Design as2650, start of the top module:
module as2650(
	input clk,
	input rst,
	input [7:0] bus_in,
	output [7:0] bus_out,
	output le_lo,
	output le_hi,
	output OEb,
	output WEb,
	output bus_dir,
	output IOC,
	output IOD,
	input [6:0] irqs,
	output flag,
	input sense,
	output reg [7:0] ext_io_addr,
	output reg io_bus_cyc,
	output reg io_bus_we,
	output reg [7:0] io_bus_out,
	input [7:0] io_bus_in,
	output [7:0] debug_psl,
	output [7:0] debug_psu,
	output [32:0] la_data_out,
	input wb_hidden_rom_enable,
	output reg cpu_hidden_rom_enable,
	output WE_ram
);
For scale: ~3800 cells after synthesis, about 110 I/O pins, about 34000 um2 of cells after synthesis.
==> flow/config.mk <==
export PLATFORM = sky130hd
export DESIGN_NAME = as2650
export DESIGN_NICKNAME = as2650
export VERILOG_FILES = /design/flow/design.v
export SDC_FILE = /design/flow/constraint.sdc
export NUM_CORES = 4
export LEC_CHECK = 0
export CAP_MARGIN = 30
export CELL_PAD_IN_SITES_DETAIL_PLACEMENT = 0
export CORE_ASPECT_RATIO = 1.12
export CORE_MARGIN = 5
export CORE_UTILIZATION = 66
export GPL_TIMING_DRIVEN = 1
export MAX_ROUTING_LAYER = met4
export MIN_ROUTING_LAYER = met1
export SETUP_SLACK_MARGIN = 0.98
export SLEW_MARGIN = 15
==> flow/constraint.sdc <==
create_clock -name core_clock -period 8.11 [get_ports {clk}]
set_input_delay 1.6220 -clock core_clock [delete_from_list [all_inputs] [get_ports {clk}]]
set_output_delay 1.6220 -clock core_clock [all_outputs]
set_load 0.01 [all_outputs]
run.sh (not shown) runs the stock make flow with config.mk's settings and CLKGATE_MAP_FILE=.
The first run stopped in global routing (5_1_grt) with GRT-0116.
Edit:
Settings changed: CAP_MARGIN 30 to 20, CELL_PAD_IN_SITES_DETAIL_PLACEMENT 0 to unset, CORE_ASPECT_RATIO 1.12 to unset, CORE_MARGIN 5 to 2, CORE_UTILIZATION 66 to 40, GPL_TIMING_DRIVEN 1 to unset, MAX_ROUTING_LAYER met4 to unset, MIN_ROUTING_LAYER met1 to unset, SETUP_SLACK_MARGIN 0.98 to unset, SLEW_MARGIN 15 to 20.
Clock period 8.11 ns to 15.8 ns, I/O delays scaled along.
After rerunning: The changed run finished clean. Die size climbs by well over a third. Area after synthesis stays the same. Synthesized cell count is unchanged.
Edit:
Settings changed: ABC_AREA set to 1, CELL_PAD_IN_SITES_GLOBAL_PLACEMENT set to 3, CORE_UTILIZATION 40 to 58, GPL_TIMING_DRIVEN set to 0, HOLD_SLACK_MARGIN set to 0.16, PLACE_DENSITY_LB_ADDON set to 0.02, SLEW_MARGIN 20 to 25.
Clock period 15.8 ns to 16.0 ns, I/O delays scaled along.
=> This time the run died in global placement without I/O (3_1_place_gp_skip_io); die size went down by 29%; synthesized cell count rose by 25%; area after synthesis rose by 2.3%.


Starting RTL as in the previous note.
clock: 8.11 ns
lec_check: 0
cap_margin: 20
core_margin: 2
core_utilization: 66
max_routing_layer: met4
setup_slack_margin: -0.55
slew_margin: 20
The baseline did not get past 5_1_grt.
Rerun with:
--- a/flow/config.mk
+++ b/flow/config.mk
@@ -10,3 +10 @@
-export CORE_UTILIZATION = 66
-export MAX_ROUTING_LAYER = met4
-export SETUP_SLACK_MARGIN = -0.55
+export CORE_UTILIZATION = 40
==> flow/constraint.sdc (replaced) <==
create_clock -name core_clock -period 14.6 [get_ports {clk}]
set_input_delay 2.9200 -clock core_clock [delete_from_list [all_inputs] [get_ports {clk}]]
set_output_delay 2.9200 -clock core_clock [all_outputs]
set_load 0.01 [all_outputs]
The changed run passed the timing, design-rule and antenna checks.
Die area climbs by 64%.
Synthesized area stays the same.
Synthesized cell count is unchanged.
Rerun with:
--- a/flow/config.mk
+++ b/flow/config.mk
@@ -10 +10,2 @@
-export CORE_UTILIZATION = 40
+export CORE_UTILIZATION = 45
+export SETUP_SLACK_MARGIN = 1.39
==> flow/constraint.sdc (replaced) <==
create_clock -name core_clock -period 8.19 [get_ports {clk}]
set_input_delay 1.6380 -clock core_clock [delete_from_list [all_inputs] [get_ports {clk}]]
set_output_delay 1.6380 -clock core_clock [all_outputs]
set_load 0.01 [all_outputs]
After rerunning: Final area came out higher by 9.5%. Via count came out higher by about 5%. Cell count came out higher by about 3.3%. Sequential power came out higher by 78%.
Rerun with:
--- a/flow/config.mk
+++ b/flow/config.mk
@@ -8,0 +9 @@
+export CELL_PAD_IN_SITES_GLOBAL_PLACEMENT = 3
@@ -10,3 +11,4 @@
-export CORE_UTILIZATION = 45
-export SETUP_SLACK_MARGIN = 1.39
-export SLEW_MARGIN = 20
+export CORE_UTILIZATION = 58
+export GPL_TIMING_DRIVEN = 0
+export PLACE_DENSITY_LB_ADDON = 0.02
+export SLEW_MARGIN = 25
==> flow/constraint.sdc (replaced) <==
create_clock -name core_clock -period 16.0 [get_ports {clk}]
set_input_delay 3.2000 -clock core_clock [delete_from_list [all_inputs] [get_ports {clk}]]
set_output_delay 3.2000 -clock core_clock [all_outputs]
set_load 0.01 [all_outputs]
This time the run stopped in 3_1_place_gp_skip_io with FLW-0024.
Synthesized cell count is unchanged.
Die area is lower by about 22%.
Area after synthesis does not change.


as2650 again, from the RTL that the note above started with.
## as2650
module as2650(
	input clk,
	input rst,
	input [7:0] bus_in,
	output [7:0] bus_out,
	output le_lo,
	output le_hi,
	output OEb,
	output WEb,
	output bus_dir,
	output IOC,
	output IOD,
	input [6:0] irqs,
	output flag,
	input sense,
	output reg [7:0] ext_io_addr,
	output reg io_bus_cyc,
	output reg io_bus_we,
	output reg [7:0] io_bus_out,
	input [7:0] io_bus_in,
	output [7:0] debug_psl,
	output [7:0] debug_psu,
	output [32:0] la_data_out,
	input wb_hidden_rom_enable,
	output reg cpu_hidden_rom_enable,
	output WE_ram
);
clock: 8.11 ns
lec_check: 0
cap_margin: 30
cell_pad_in_sites_detail_placement: 0
core_aspect_ratio: 1.12
core_margin: 5
core_utilization: 65
gpl_timing_driven: 1
max_routing_layer: met4
min_routing_layer: met1
setup_slack_margin: 0.98
slew_margin: 15
The starting point stopped in 5_1_grt with GRT-0232.
Next try:
Settings changed: CELL_PAD_IN_SITES_DETAIL_PLACEMENT 0 to 1, CORE_MARGIN 5 to 2, CORE_UTILIZATION 65 to 70, PLACE_DENSITY_LB_ADDON set to 0.12.
Clock period 8.11 ns to 15.0 ns, I/O delays scaled along.
The changed run aborted during 3_5_place_dp.
Synthesized cell count stays the same.
Area after synthesis is unchanged.
Die size fell by roughly a tenth.
Next try:
Settings changed: CAP_MARGIN 30 to 20, CELL_PAD_IN_SITES_DETAIL_PLACEMENT 1 to unset, CORE_ASPECT_RATIO 1.12 to unset, CORE_UTILIZATION 70 to 68, GPL_TIMING_DRIVEN 1 to unset, MAX_ROUTING_LAYER met4 to unset, MIN_ROUTING_LAYER met1 to unset, PLACE_DENSITY_LB_ADDON 0.12 to unset, SETUP_SLACK_MARGIN 0.98 to 3.38, SLEW_MARGIN 15 to 20.
Clock period 15.0 ns to 12.5 ns, I/O delays scaled along.
Result:
- The changed run died in 5_1_grt
- area after synthesis is unchanged
- die size rose by about 3%
- synthesized cell count is unchanged
Next try:
Settings changed: CORE_UTILIZATION 68 to 58, CTS_CLUSTER_SIZE set to 82, HOLD_SLACK_MARGIN set to 0.28, PLACE_DENSITY_LB_ADDON set to 0.13, SETUP_SLACK_MARGIN 3.38 to 2.32, TNS_END_PERCENT set to 5.
Clock period 12.5 ns to 8.11 ns, I/O delays scaled along.
The new run failed in 5_1_grt, error GRT-0232.
Die area came out higher by about a fifth.
Synthesized cell count does not change.
Synthesized area is unchanged.
Next try:
Settings changed: ABC_AREA set to 1, CORE_UTILIZATION 58 to 40, CTS_CLUSTER_SIZE 82 to 75, GPL_ROUTABILITY_DRIVEN set to 0, HOLD_SLACK_MARGIN 0.28 to unset, MAX_ROUTING_LAYER set to met4, PLACE_DENSITY_LB_ADDON 0.13 to unset, SETUP_SLACK_MARGIN 2.32 to -0.8, TNS_END_PERCENT 5 to unset.
Clock period 8.11 ns to 16.0 ns, I/O delays scaled along.
The new run passed the timing, design-rule and antenna checks.
Area after synthesis rose by 2.3%.
Die area rose by about 50%.
Synthesized cell count rose by 25%.
Next try:
Settings changed: ABC_AREA 1 to 0, CELL_PAD_IN_SITES_GLOBAL_PLACEMENT set to 3, CORE_UTILIZATION 40 to 64, CTS_CLUSTER_SIZE 75 to 27, GPL_TIMING_DRIVEN set to 1, MIN_ROUTING_LAYER set to met2, PLACE_DENSITY_LB_ADDON set to 0.02, SETUP_SLACK_MARGIN -0.8 to -0.04, SLEW_MARGIN 20 to 10, TNS_END_PERCENT set to 95.
What happened:
- With this change the flow failed in 3_1_place_gp_skip_io on FLW-0024
- die area drops by well over a third
- area after synthesis drops by a few percent
- synthesized cell count drops by about a fifth


try-cedar:
as2650 again, from the RTL that the note above started with.
make LEC_CHECK=0 ABC_AREA=1 CAP_MARGIN=30 CELL_PAD_IN_SITES_DETAIL_PLACEMENT=1 CELL_PAD_IN_SITES_GLOBAL_PLACEMENT=2 CORE_ASPECT_RATIO=0.67 CORE_MARGIN=9 CORE_UTILIZATION=59 CTS_CLUSTER_SIZE=76 GPL_ROUTABILITY_DRIVEN=0 GPL_TIMING_DRIVEN=1 HOLD_SLACK_MARGIN=0.12 MAX_ROUTING_LAYER=met5 MIN_ROUTING_LAYER=met1 PLACE_DENSITY_LB_ADDON=0.27 SETUP_SLACK_MARGIN=-0.81 SLEW_MARGIN=0 finish   # period 14.3 ns
try-cedar did not make it past 3_1_place_gp_skip_io, where a tool error ended it.
The following lists how try-amber was set up differently from try-cedar:
- a change of CORE_UTILIZATION from 59 to 40
- a deleted GPL_TIMING_DRIVEN that had been 1
- a deleted MIN_ROUTING_LAYER that had been met1
- a deleted PLACE_DENSITY_LB_ADDON that had been 0.27
- a deleted CELL_PAD_IN_SITES_DETAIL_PLACEMENT that had been 1
- a deleted CORE_ASPECT_RATIO that had been 0.67
- a deleted CELL_PAD_IN_SITES_GLOBAL_PLACEMENT that had been 2
- a deleted GPL_ROUTABILITY_DRIVEN that had been 0
- a change of SETUP_SLACK_MARGIN from -0.81 to -1.34
- a change of SLEW_MARGIN from 0 to 20
- a change of CORE_MARGIN from 9 to 2
- a deleted HOLD_SLACK_MARGIN that had been 0.12
- a change of CAP_MARGIN from 30 to 20
- a deleted CTS_CLUSTER_SIZE that had been 76
- a deleted ABC_AREA that had been 1
- a deleted MAX_ROUTING_LAYER that had been met5
- a change of the clock period (ns, I/O delays scaled along) from 14.3 to 14.6
[summary]
Both conditions hold for try-amber: the flow ran to the end and the final layout passed the timing, design-rule and antenna checks. Looking at synthesized cell count, try-amber sits about 20% lower than try-cedar does. Between try-amber and try-cedar, the difference in number of synthesized flops with an enable pin is negligible. Summary of try-amber over try-cedar: simple-gate share of the synthesized area dropped 7.5 points, area after synthesis has decreased, die size rose 19000 um^2, synthesized area divided by synthesized cell count rose by 1.6 um^2. NOTE summed standard-cell area reported by yosys try-cedar->try-amber decreased by a few percent.
Input-level comparison between try-delta and try-amber:
- CORE_ASPECT_RATIO now 1.12, previously not set
- CELL_PAD_IN_SITES_DETAIL_PLACEMENT now 0, previously not set
- PLACE_DENSITY_LB_ADDON now 0.27, previously not set
- SLEW_MARGIN now 15, was 20
- CORE_UTILIZATION now 71, was 40
- GPL_TIMING_DRIVEN now 1, previously not set
- SETUP_SLACK_MARGIN now 0.98, was -1.34
- MIN_ROUTING_LAYER now met1, previously not set
- MAX_ROUTING_LAYER now met4, previously not set
- CAP_MARGIN now 30, was 20
- the clock period (ns, I/O delays scaled along) now 8.18, was 14.6
## What came out
- Tool error GRT-0232 stopped try-delta during 5_1_grt; no final results.
- Taking try-amber as the reference, in try-delta number of placement rows dropped 22; worst setup slack after placement dropped 1.85 ns.
- Post-cts repair resize count came out higher on try-delta than on try-amber.
[inputs] try-yarrow vs try-delta
- CELL_PAD_IN_SITES_DETAIL_PLACEMENT: 0 -> unset
- MAX_ROUTING_LAYER: met4 -> unset
- CAP_MARGIN: 30 -> 20
- GPL_TIMING_DRIVEN: 1 -> unset
- MIN_ROUTING_LAYER: met1 -> unset
- CORE_UTILIZATION: 71 -> 40
- CORE_ASPECT_RATIO: 1.12 -> unset
- PLACE_DENSITY_LB_ADDON: 0.27 -> unset
- SETUP_SLACK_MARGIN: 0.98 -> unset
- SLEW_MARGIN: 15 -> 20
- the clock period (ns, I/O delays scaled along): 8.18 -> 16.0
--- outcome ---
try-yarrow: PASS, flow complete, no timing, DRC or antenna violations
When the final numbers for try-delta and try-yarrow were put side by side, the placed cell area turned out to be smaller in try-yarrow.
Of try-delta and try-yarrow, the run reporting the lower number of setup buffers added after CTS was try-yarrow.
For summed standard-cell area reported by yosys, try-delta and try-yarrow come out practically identical.
On try-yarrow: overall die area is 76% higher than what try-delta gave.
Die extent in y: try-yarrow > try-delta
try-yarrow vs. try-delta: post-placement setup slack increased by 2.26 ns relative to the old numbers; final weighted congestion in routability-driven placement decreased by about 20% relative to the old numbers; number of gates given a new drive strength after cts decreased by 124 relative to the old numbers.
try-yarrow vs try-delta: placeable core area up by more than half
Power figures rest on the tool's default switching activity, not on a simulated workload.
